try-yarrow:
Design testpc, start of the top module:
module testpc(
	clock,   
	reset,   
	pc,   
	instruction,   
	mem_data,   
	mem_addr,   
	mem_wdata,   
	mwrite_enable,
	mread_enable,
	regwrite_enable,   
	write_addr,   
	reg_write_data   
	);
	input clock, reset;
	input [15:0] instruction, mem_data;
	output [15:0] pc, mem_addr, mem_wdata;
	output [15:0] reg_write_data;
	output mwrite_enable, mread_enable, regwrite_enable;
	output [2:0] write_addr;
	reg [15:0] pc, read_data1, read_data2, ext_imm_data, alu_result;
	reg [15:0] reg_write_data;
	reg [15:0] jump_addr, branch_addr;
	reg [15:0] mwrite_addr, mread_addr;
	reg [6:0] imm_data;
	reg [2:0] read_addr1, read_addr2, write_addr;
	reg [1:0] result_sel;
	reg regwrite_enable, func_sel, imm_sel, mwrite_enable;
	reg mread_enable, memtoreg_sel, jump_enable, branch_enable;
	reg [15:0] reg_table[0:7];
	reg [15:0] c, temp;
	reg c1, c2, s1;
	wire [15:0] b1;
	wire [15:0] and_result, not_result;
	assign mem_addr = alu_result;
	assign mem_wdata = read_data2;
	always@(posedge clock or negedge reset)
	begin
		if(reset == 1'b0)
			pc <= 16'b0000000000000000;
		else if(branch_enable == 1'b1)
		begin
			if(alu_result == 0)
				pc <= pc + branch_addr;
			else
				pc <= pc + 16'b0000000000000001;
		end
		else if(jump_enable == 1'b1)
			pc <= 16'b0000000000000000 + jump_addr;
		else
  ...
clock: 11.5 ns
lec_check: 0
abc_area: 1
cap_margin: 20
core_margin: 2
core_utilization: 72
cts_cluster_size: 39
hold_slack_margin: 0.3
place_density: 0.7
slew_margin: 20
run.sh (not shown) runs the stock make flow with config.mk's settings and CLKGATE_MAP_FILE=.
Run status, try-yarrow: aborted in global routing, error GRT-0116
Inputs modified between try-yarrow and try-indigo:
Settings: changing CORE_UTILIZATION from 72 to 25; removing PLACE_DENSITY (formerly 0.7); removing HOLD_SLACK_MARGIN (formerly 0.3); removing ABC_AREA (formerly 1); removing CTS_CLUSTER_SIZE (formerly 39); changing the clock period (ns, I/O delays scaled along) from 11.5 to 15.8.
[summary]
try-indigo against try-yarrow: share of synthesized area spent on multiplexers has increased; basic-gate share of the synthesized area counting and, or, nand and nor cells saw a decrease; overall die width increased 64%; cell area after placement lost 4.1%; post-synth area from yosys stat has decreased. try-indigo reached the end of the flow, and the finished layout is clean on the timing, DRC and antenna checks. Cmp try-indigo and try-yarrow / area after synthesis / higher: try-yarrow.
Here is what was changed in the inputs of try-quartz compared with try-indigo.
Settings: SETUP_SLACK_MARGIN: unset -> -0.66; CTS_CLUSTER_SIZE: unset -> 32; CORE_UTILIZATION: 25 -> 68; HOLD_SLACK_MARGIN: unset -> 0.3; the clock period (ns, I/O delays scaled along): 15.8 -> 11.0.
- | try-quartz | all stages done | FAIL | negative setup slack |
- Between try-quartz and try-indigo, core area is higher for try-indigo, try-quartz comes in under that.
- Number of instances resized during post-cts repair (higher): try-quartz
- Compared with try-indigo, try-quartz shows design area that has gone up by a few percent.
- | total design power | higher: try-quartz |
- The final worst slack of try-quartz was inferior to that of try-indigo.

---

testpc again, from the RTL that the note above started with.
export LEC_CHECK = 0
export ABC_AREA = 1
export CAP_MARGIN = 20
export CORE_MARGIN = 2
export CORE_UTILIZATION = 72
export CTS_CLUSTER_DIAMETER = 336
export CTS_CLUSTER_SIZE = 97
export PLACE_DENSITY = 0.41
export SLEW_MARGIN = 20
export TNS_END_PERCENT = 5
create_clock -name core_clock -period 10.7 [get_ports {clock}]
The starting point did not get past global routing (5_1_grt) on GRT-0232.
Edit:
Settings changed: ABC_AREA 1 to not set, CORE_UTILIZATION 72 to 40, CTS_CLUSTER_DIAMETER 336 to not set, CTS_CLUSTER_SIZE 97 to not set, PLACE_DENSITY 0.41 to not set, TNS_END_PERCENT 5 to not set.
Clock period 10.7 ns to 15.4 ns, I/O delays scaled along.
This time the run completed without violations.
Synthesized area drops by 3.9%.
Synthesized cell count drops by 24%.
Die size climbs by 70%.
Edit:
Settings changed: CORE_UTILIZATION 40 to 72, CTS_CLUSTER_SIZE set to 43, PLACE_DENSITY set to 0.66, SETUP_SLACK_MARGIN set to 3.04.
Clock period 15.4 ns to 10.6 ns, I/O delays scaled along.
=> Now the flow did not get past global routing (5_1_grt) with GRT-0116; synthesized area is unchanged; synthesized cell count is unchanged; die area decreases by 44%.
Edit:
Settings changed: CORE_UTILIZATION 72 to 68, CTS_CLUSTER_SIZE 43 to 39, PLACE_DENSITY 0.66 to not set, SETUP_SLACK_MARGIN 3.04 to not set.
Clock period 10.6 ns to 12.2 ns, I/O delays scaled along.
Effect: Now the flow ran to the end with violations: negative setup slack. Synthesized area stays the same. Die size rises by 5.7%. Synthesized cell count does not change.
Edit:
Settings changed: ABC_AREA set to 1, HOLD_SLACK_MARGIN set to 0.27.
Clock period 12.2 ns to 8.77 ns, I/O delays scaled along.
What happened: Now the flow died in global routing (5_1_grt). Die area grows by 3.9%. Area after synthesis rose by 4.0%. Synthesized cell count climbs by about 30%.
Edit:
Settings changed: CORE_UTILIZATION 68 to 66, CTS_CLUSTER_DIAMETER set to 174, CTS_CLUSTER_SIZE 39 to 97, HOLD_SLACK_MARGIN 0.27 to not set, PLACE_DENSITY set to 0.36, TNS_END_PERCENT set to 10.
With this change the flow finished but failed the layout checks on negative setup slack.
Area after synthesis is unchanged.
Die area rose by 2.9%.
Synthesized cell count is unchanged.

---

testpc again, from the RTL that the note above started with.
clock: 10.6 ns
lec_check: 0
cap_margin: 5
core_aspect_ratio: 0.88
core_margin: 2
core_utilization: 72
cts_cluster_size: 41
max_routing_layer: met4
place_density: 0.66
setup_slack_margin: 1.89
slew_margin: 20
The baseline ended with an error in global routing (5_1_grt).
Then changed:
CAP_MARGIN = 20   (was 5)
CORE_ASPECT_RATIO = not set   (was 0.88)
CORE_UTILIZATION = 59   (was 72)
CTS_CLUSTER_SIZE = not set   (was 41)
MAX_ROUTING_LAYER = not set   (was met4)
PLACE_DENSITY = not set   (was 0.66)
SETUP_SLACK_MARGIN = 2.56   (was 1.89)
clock period = 9.28 ns   (was 10.6 ns; I/O delays follow)
This time the run ran to the end with violations: setup timing.
Area after synthesis does not change.
Die area went up by 21%.
Synthesized cell count does not change.
Power figures rest on the tool's default switching activity, not on a simulated workload.
